==> harbor <==
==> flow/design.v <==
`timescale 1ns / 1ps
module compl_mul(
   input logic clk_i, 
   input logic srst_i,
   input logic signed [17:0]data_a_i_i,   
   input logic signed [17:0]data_a_q_i,   
   input logic signed [17:0]data_b_i_i,   
   input logic signed [17:0]data_b_q_i,   
   output  logic signed  [36:0]data_i_o,    
   output  logic signed [36:0]data_q_o     
   );
   logic signed [35:0] prod_ii, prod_iq, prod_qi, prod_qq;
   assign prod_ii = data_a_i_i * data_b_i_i;
   assign prod_qq = data_a_q_i * data_b_q_i;
   assign prod_iq = data_a_i_i * data_b_q_i;
   assign prod_qi = data_a_q_i * data_b_i_i;
   always_ff@(posedge clk_i) begin
       if(srst_i)begin
           data_i_o<=0;
           data_q_o<=0;
       end
       else begin
           data_i_o<=prod_ii-prod_qq;
           data_q_o<=prod_iq+prod_qi;
       end
   end
endmodule
==> flow/run.sh <==
#!/bin/bash
# the make line also repeats each setting of config.mk as NAME=value (left out here)
make -C /OpenROAD-flow-scripts/flow DESIGN_CONFIG=/design/flow/config.mk WORK_HOME=/design/flow/orfs CLKGATE_MAP_FILE= finish
==> flow/config.mk <==
export PLATFORM = sky130hd
export DESIGN_NAME = compl_mul
export DESIGN_NICKNAME = compl_mul
export VERILOG_FILES = /design/flow/design.v
export SDC_FILE = /design/flow/constraint.sdc
export NUM_CORES = 4
export LEC_CHECK = 0
export CAP_MARGIN = 20
export CELL_PAD_IN_SITES_DETAIL_PLACEMENT = 0
export CELL_PAD_IN_SITES_GLOBAL_PLACEMENT = 1
export CORE_ASPECT_RATIO = 0.5
export CORE_MARGIN = 6
export CORE_UTILIZATION = 56
export CTS_CLUSTER_DIAMETER = 194
export CTS_CLUSTER_SIZE = 73
export GPL_TIMING_DRIVEN = 1
export PLACE_DENSITY_LB_ADDON = 0.29
export SLEW_MARGIN = 20
export TNS_END_PERCENT = 25
==> flow/constraint.sdc <==
create_clock -name core_clock -period 13.3 [get_ports {clk_i}]
set_input_delay 2.6600 -clock core_clock [delete_from_list [all_inputs] [get_ports {clk_i}]]
set_output_delay 2.6600 -clock core_clock [all_outputs]
set_load 0.01 [all_outputs]
==> amber: changes against harbor <==
- CELL_PAD_IN_SITES_DETAIL_PLACEMENT: 0 -> not set
- CELL_PAD_IN_SITES_GLOBAL_PLACEMENT: 1 -> not set
- CORE_ASPECT_RATIO: 0.5 -> not set
- CORE_MARGIN: 6 -> 2
- CORE_UTILIZATION: 56 -> 72
- CTS_CLUSTER_DIAMETER: 194 -> not set
- CTS_CLUSTER_SIZE: 73 -> not set
- GPL_TIMING_DRIVEN: 1 -> not set
- MAX_ROUTING_LAYER: not set -> met4
- PLACE_DENSITY_LB_ADDON: 0.29 -> 0.25
- TNS_END_PERCENT: 25 -> not set
==> flow/constraint.sdc (replaced) <==
create_clock -name core_clock -period 7.97 [get_ports {clk_i}]
set_input_delay 1.5940 -clock core_clock [delete_from_list [all_inputs] [get_ports {clk_i}]]
set_output_delay 1.5940 -clock core_clock [all_outputs]
set_load 0.01 [all_outputs]
==> lagoon: changes against harbor <==
- CELL_PAD_IN_SITES_DETAIL_PLACEMENT: 0 -> not set
- CELL_PAD_IN_SITES_GLOBAL_PLACEMENT: 1 -> not set
- CORE_ASPECT_RATIO: 0.5 -> not set
- CORE_MARGIN: 6 -> 2
- CORE_UTILIZATION: 56 -> 70
- CTS_CLUSTER_DIAMETER: 194 -> not set
- CTS_CLUSTER_SIZE: 73 -> 37
- GPL_TIMING_DRIVEN: 1 -> not set
- MAX_ROUTING_LAYER: not set -> met4
- PLACE_DENSITY_LB_ADDON: 0.29 -> not set
- SETUP_SLACK_MARGIN: not set -> 1.81
- TNS_END_PERCENT: 25 -> not set
==> flow/constraint.sdc (replaced) <==
create_clock -name core_clock -period 7.28 [get_ports {clk_i}]
set_input_delay 1.4560 -clock core_clock [delete_from_list [all_inputs] [get_ports {clk_i}]]
set_output_delay 1.4560 -clock core_clock [all_outputs]
set_load 0.01 [all_outputs]
==> comparison table <==
| item | amber | lagoon | harbor |
|---|---|---|---|
| Outcome | aborted with a tool error | finished with violations | timing/DRC/antenna clean |
| Last stage reached | global routing (5_1_grt) | - | - |
| Violated checks | - | setup timing | - |
| Longest individual stage delay on the worst path | - | 0.80 ns | 1.25 ns |
| Count of inserted tapcells | - | 950 | 1185 |
| Ant diodes | - | 68 | 5 |
| Gate Area | - | 45950 um2 | 42790 um2 |
| Multi-In Gates | - | 3558 | 3558 |
| Crit path max-delay cell type | - | fa_2 | clkdlybuf4s50_1 |
| Type of the tightest min-delay check | - | in -> reg | in -> reg |
| Total tool warning count | - | 38 | 33 |
| Non-Filler Instances | - | 7285 | 6586 |
| Clock-pin slew reported for the worst setup and hold paths after clock tree synthesis | - | 0.08 ns | 0.06 ns |
| Setup slack after layout | - | -1.706 ns | 1.288 ns |
| Initial core utilization | 72.73% | 71.01% | 57.09% |
| DRT iter0 DRCs | - | 7770 | 2702 |
| DRC violations left | - | 0 | 0 |
| Count of clock-net buffers in the final layout | - | 9 | 12 |
| Post-CTS setup buffer count | 174 | 246 | 0 |
| Met3 routed wirelength | - | 39690 um | 12840 um |
| Design area | - | 66840 um2 | 54010 um2 |

* * *

==> run Z: inputs <==
RTL: the design.v shown in full above, as it stands there.
Settings: LEC_CHECK=0, CAP_MARGIN=30, CORE_MARGIN=2, CORE_UTILIZATION=72, CTS_CLUSTER_SIZE=37, MAX_ROUTING_LAYER=met4, PLACE_DENSITY=0.67, SLEW_MARGIN=20; clock period 8.0 ns.
run.sh (not shown) runs the stock make flow with config.mk's settings and CLKGATE_MAP_FILE=.
==> run H: changes against run Z <==
CAP_MARGIN = 20   (was 30)
CORE_UTILIZATION = 66   (was 72)
CTS_CLUSTER_SIZE = not set   (was 37)
MAX_ROUTING_LAYER = not set   (was met4)
PLACE_DENSITY = not set   (was 0.67)
SETUP_SLACK_MARGIN = 2.84   (was not set)
==> flow/constraint.sdc (replaced) <==
create_clock -name core_clock -period 11.1 [get_ports {clk_i}]
set_input_delay 2.2200 -clock core_clock [delete_from_list [all_inputs] [get_ports {clk_i}]]
set_output_delay 2.2200 -clock core_clock [all_outputs]
set_load 0.01 [all_outputs]
==> run M: changes against run Z <==
CAP_MARGIN = 20   (was 30)
CORE_ASPECT_RATIO = 0.7   (was not set)
CTS_CLUSTER_DIAMETER = 347   (was not set)
CTS_CLUSTER_SIZE = 92   (was 37)
MAX_ROUTING_LAYER = not set   (was met4)
PLACE_DENSITY = 0.39   (was 0.67)
SETUP_SLACK_MARGIN = 0.88   (was not set)
TNS_END_PERCENT = 10   (was not set)
==> flow/constraint.sdc (replaced) <==
create_clock -name core_clock -period 6.55 [get_ports {clk_i}]
set_input_delay 1.3100 -clock core_clock [delete_from_list [all_inputs] [get_ports {clk_i}]]
set_output_delay 1.3100 -clock core_clock [all_outputs]
set_load 0.01 [all_outputs]
==> run C: changes against run Z <==
ABC_AREA = 1   (was not set)
CAP_MARGIN = 10   (was 30)
CORE_UTILIZATION = 40   (was 72)
CTS_CLUSTER_SIZE = not set   (was 37)
MAX_ROUTING_LAYER = not set   (was met4)
PLACE_DENSITY = not set   (was 0.67)
==> flow/constraint.sdc (replaced) <==
create_clock -name core_clock -period 16.0 [get_ports {clk_i}]
set_input_delay 3.2000 -clock core_clock [delete_from_list [all_inputs] [get_ports {clk_i}]]
set_output_delay 3.2000 -clock core_clock [all_outputs]
set_load 0.01 [all_outputs]
==> results.py <==
# Physical implementation metrics
metrics = {
    "yosys": {
        "ys_area_mm2": 0.05093,
        "syn_avg_cell_area_um2": 9.420,
        "synthAoiAreaFrac_pct": 2.388,
        "ys_sh_xor_pct": 1.702,
        "synth_top_area_share_pct": 57.78,
        "top_cells_by_area": "fa_1, inv_1, ha_1, and2_1, nand2_1",
        "ys_cells": 5407,
        "synth_cells": 5407,
        "synthesis.area_mm2": 0.05093,
        "synthAdderAreaFrac_pct": 65.71,
    },
    "run_status": {
        "status": "timing/DRC/antenna clean",
    },
    "placed_design": {
        "placed_cells": 6446,
        "placed_cell_area_mm2": 0.05467,
        "dpl.hpwl_um": 118000,
    },
    "floorplanning": {
        "die_y_um": 281.8,
        "num_rows": 101,
        "core-area_mm2": 0.07620,
    },
}
The numbers above come from run H.

==> results.py <==
# Physical implementation metrics
metrics = {
    "run_status": {
        "status": "failed layout checks",
        "failed_checks": "setup timing",
    },
    "yosys": {
        "ys_cells": 5407,
        "top_cells_by_area": "fa_1, inv_1, ha_1, and2_1, nand2_1",
        "syn_avg_cell_area_um2": 9.420,
        "ys_area_mm2": 0.05093,
        "synth_top_area_share_pct": 57.78,
    },
    "placed_design": {
        "dpl.hpwl_um": 110200,
    },
    "floorplanning": {
        "die_y_um": 226.5,
        "core-area_mm2": 0.06993,
    },
    "timing": {
        "setup_violations": 56,
        "setup_ws_ps": -1540,
    },
}
The numbers above come from run M.

==> results.py <==
# Auto-generated metrics
metrics = {
    "floorplanning": {
        "die_y_um": 270.0,
        "num_rows": 97,
    },
    "yosys": {
        "ys_sh_xor_pct": 1.702,
        "synthesis.area_mm2": 0.05093,
        "synthAoiAreaFrac_pct": 2.388,
        "top_cells_by_area": "fa_1, inv_1, ha_1, and2_1, nand2_1",
        "syn_avg_cell_area_um2": 9.420,
        "ys_cells": 5407,
    },
    "run_status": {
        "lastStage": "5_1_grt",
        "status": "aborted with a tool error",
    },
    "placed_design": {
        "placed_cell_area_mm2": 0.05837,
    },
}
The numbers above come from run Z.

==> results.py <==
# Physical implementation metrics
metrics = {
    "global_route": {
        "grt_first_pass_wirelength_um": 262300,
    },
    "yosys": {
        "synthAoiAreaFrac_pct": 2.610,
        "synthFlopType": "dfxtp_1",
        "synth_top_area_share_pct": 55.25,
        "ys_area_mm2": 0.05326,
        "synthAdderAreaFrac_pct": 62.84,
        "synthesis.area_mm2": 0.05326,
        "ys_sh_xor_pct": 0.4440,
        "syn_avg_cell_area_um2": 8.219,
        "top_cells_by_area": "fa_1, inv_1, nand2_1, ha_1, dfxtp_1",
    },
    "run_status": {
        "status": "timing/DRC/antenna clean",
    },
    "floorplanning": {
        "die_y_um": 368.9,
    },
    "critical_path": {
        "cp_slowest_cell": "inv_1",
        "crit_family": "adder cells",
    },
    "timing": {
        "tns_ps": 0,
        "relSlewSlack_pct": 20.88,
    },
    "placed_design": {
        "dpl.hpwl_um": 130000,
        "placed_cell_area_mm2": 0.05609,
    },
}
The numbers above come from run C.


* * *

==> job 9551: inputs <==
Starts from the design.v that is shown in full above.
clock: 16.0 ns
lec_check: 0
cap_margin: 40
cell_pad_in_sites_detail_placement: 2
core_aspect_ratio: 0.63
core_margin: 8
core_utilization: 47
cts_cluster_size: 59
gpl_routability_driven: 0
gpl_timing_driven: 1
max_routing_layer: met4
min_routing_layer: met2
place_density_lb_addon: 0.13
setup_slack_margin: 3.98
slew_margin: 20
==> job 9235: changes against job 9551 <==
ABC_AREA = 1   (was not set)
CAP_MARGIN = 20   (was 40)
CELL_PAD_IN_SITES_DETAIL_PLACEMENT = not set   (was 2)
CORE_ASPECT_RATIO = not set   (was 0.63)
CORE_MARGIN = 2   (was 8)
CORE_UTILIZATION = 44   (was 47)
CTS_CLUSTER_SIZE = not set   (was 59)
GPL_ROUTABILITY_DRIVEN = not set   (was 0)
GPL_TIMING_DRIVEN = not set   (was 1)
MAX_ROUTING_LAYER = not set   (was met4)
MIN_ROUTING_LAYER = not set   (was met2)
PLACE_DENSITY_LB_ADDON = not set   (was 0.13)
SETUP_SLACK_MARGIN = not set   (was 3.98)
==> flow/constraint.sdc (replaced) <==
create_clock -name core_clock -period 9.57 [get_ports {clk_i}]
set_input_delay 1.9140 -clock core_clock [delete_from_list [all_inputs] [get_ports {clk_i}]]
set_output_delay 1.9140 -clock core_clock [all_outputs]
set_load 0.01 [all_outputs]
==> job 1690: changes against job 9551 <==
CELL_PAD_IN_SITES_DETAIL_PLACEMENT = not set   (was 2)
CORE_ASPECT_RATIO = not set   (was 0.63)
CORE_MARGIN = 2   (was 8)
CORE_UTILIZATION = 69   (was 47)
CTS_CLUSTER_DIAMETER = 375   (was not set)
CTS_CLUSTER_SIZE = not set   (was 59)
GPL_ROUTABILITY_DRIVEN = not set   (was 0)
GPL_TIMING_DRIVEN = not set   (was 1)
MAX_ROUTING_LAYER = not set   (was met4)
MIN_ROUTING_LAYER = not set   (was met2)
PLACE_DENSITY_LB_ADDON = not set   (was 0.13)
SETUP_SLACK_MARGIN = not set   (was 3.98)
==> flow/constraint.sdc (replaced) <==
create_clock -name core_clock -period 7.97 [get_ports {clk_i}]
set_input_delay 1.5940 -clock core_clock [delete_from_list [all_inputs] [get_ports {clk_i}]]
set_output_delay 1.5940 -clock core_clock [all_outputs]
set_load 0.01 [all_outputs]
==> qor summary <==
metric                                                                                        job 9235                   job 9551                         job 1690
Post-CTS setup-driven buffer insertion count                                                         0                          3                              194
Total count of max-transition violations in the final report                                         0                          -                                0
Leading cell kind                                                      multi-input combinational cells                          -  multi-input combinational cells
Die span in x                                                                                 351.9 um                   430.7 um                         275.7 um
Setup total negative slack                                                                        0 ns                          -                        -6.513 ns
Portion of synthesized cell area occupied by the leading cell type                              0.5525                     0.5778                           0.5778
AND/OR/NAND/NOR Cells, Area Fraction                                                            0.1378                     0.1417                           0.1417
Depth of the critical timing path with buffers and inverters included                               28                          -                               25
Uppermost layer routed                                                                            met5                          -                             met5
Kind of end point of the critical path                                                        register                          -                         register
Worst hold path startpoint                                                                      srst_i                          -                           srst_i
Worst Hold Path Cells                                                                                3                          -                                2
Num tapcells                                                                                      1612                          -                              959
Post-detailed-placement cell area                                                           57320 um^2                 53810 um^2                       58540 um^2
Sequential fraction of total cell area                                                         0.02569                          -                          0.02285
Result of the run                                                             timing/DRC/antenna clean  aborted with a tool error                  failed layout checks
Last stage reached                                                                                   -                    5_1_grt                                -
Violated checks                                                                                      -                          -             negative setup slack
Yosys xor share                                                                               0.004440                    0.01702                          0.01702
Max-Cap Viols                                                                                        0                          -                                0
Via count                                                                                        40418                          -                            42492
Total wire length                                                                            169000 um                          -                        177000 um
Seq_cells                                                                                           74                          -                               74

* * *

==> run P: inputs <==
Starts from the design.v that is shown in full above.
Settings: LEC_CHECK=0, CAP_MARGIN=20, CELL_PAD_IN_SITES_DETAIL_PLACEMENT=0, CELL_PAD_IN_SITES_GLOBAL_PLACEMENT=3, CORE_MARGIN=2, CORE_UTILIZATION=42, CTS_CLUSTER_DIAMETER=194, CTS_CLUSTER_SIZE=73, GPL_TIMING_DRIVEN=0, PLACE_DENSITY_LB_ADDON=0.29, SLEW_MARGIN=20, TNS_END_PERCENT=25; clock period 13.3 ns.
==> run E: changes against run P <==
Settings changed: CELL_PAD_IN_SITES_DETAIL_PLACEMENT 0 to unset, CELL_PAD_IN_SITES_GLOBAL_PLACEMENT 3 to unset, CORE_UTILIZATION 42 to 72, CTS_CLUSTER_DIAMETER 194 to unset, CTS_CLUSTER_SIZE 73 to 31, GPL_TIMING_DRIVEN 0 to unset, PLACE_DENSITY set to 0.64, PLACE_DENSITY_LB_ADDON 0.29 to unset, SETUP_SLACK_MARGIN set to 2.84, TNS_END_PERCENT 25 to unset.
==> flow/constraint.sdc (replaced) <==
create_clock -name core_clock -period 11.1 [get_ports {clk_i}]
set_input_delay 2.2200 -clock core_clock [delete_from_list [all_inputs] [get_ports {clk_i}]]
set_output_delay 2.2200 -clock core_clock [all_outputs]
set_load 0.01 [all_outputs]
==> run D: changes against run P <==
Settings changed: CELL_PAD_IN_SITES_GLOBAL_PLACEMENT 3 to 0, CORE_UTILIZATION 42 to 70, CTS_CLUSTER_SIZE 73 to unset, GPL_TIMING_DRIVEN 0 to 1, PLACE_DENSITY_LB_ADDON 0.29 to unset, SETUP_SLACK_MARGIN set to 0.58, TNS_END_PERCENT 25 to unset.
==> flow/constraint.sdc (replaced) <==
create_clock -name core_clock -period 7.72 [get_ports {clk_i}]
set_input_delay 1.5440 -clock core_clock [delete_from_list [all_inputs] [get_ports {clk_i}]]
set_output_delay 1.5440 -clock core_clock [all_outputs]
set_load 0.01 [all_outputs]
==> comparison table <==
quantity	run P	run D	run E
GRT Overall Usage	38.8%	50.4%	48.8%
Row count	127	98	97
Post-CTS Setup Repair Bufs	0	184	133
Status	finished clean	complete, but fails checks	finished clean
Layout check failures	-	negative setup slack	-
Number of buffers outside the clock class in the layout	387	1080	571
Final setup violation count	0	47	0
Maximum fanout along the worst path	10	6	15
Final worst path period share	95.6%	110%	80.8%
Post-Route Setup TNS	0 ns	-23.99 ns	0 ns
Initial antenna violation count	50	28	15
Hold Crit Endpoint	data_i_o[36]	data_i_o[27]	data_i_o[27]
RSZ-0062 raised after global routing	no	yes	yes
Logic depth of the worst setup path including buffers	28	28	25
Met1 usage in global routing	48.1%	53.4%	55.3%
Chip Height	352 um	274 um	270 um
NonClk Buf Share	4.26%	17.8%	12.0%
Met2 wire length	110000 um	85900 um	78800 um
Cell count after placement	7124	6855	6380
Average vias per placed instance	5.35	6.18	6.08
Worst slew slack as a fraction of its limit	13.2%	35.7%	53.2%
Met1 Wirelength	87800 um	54900 um	52600 um
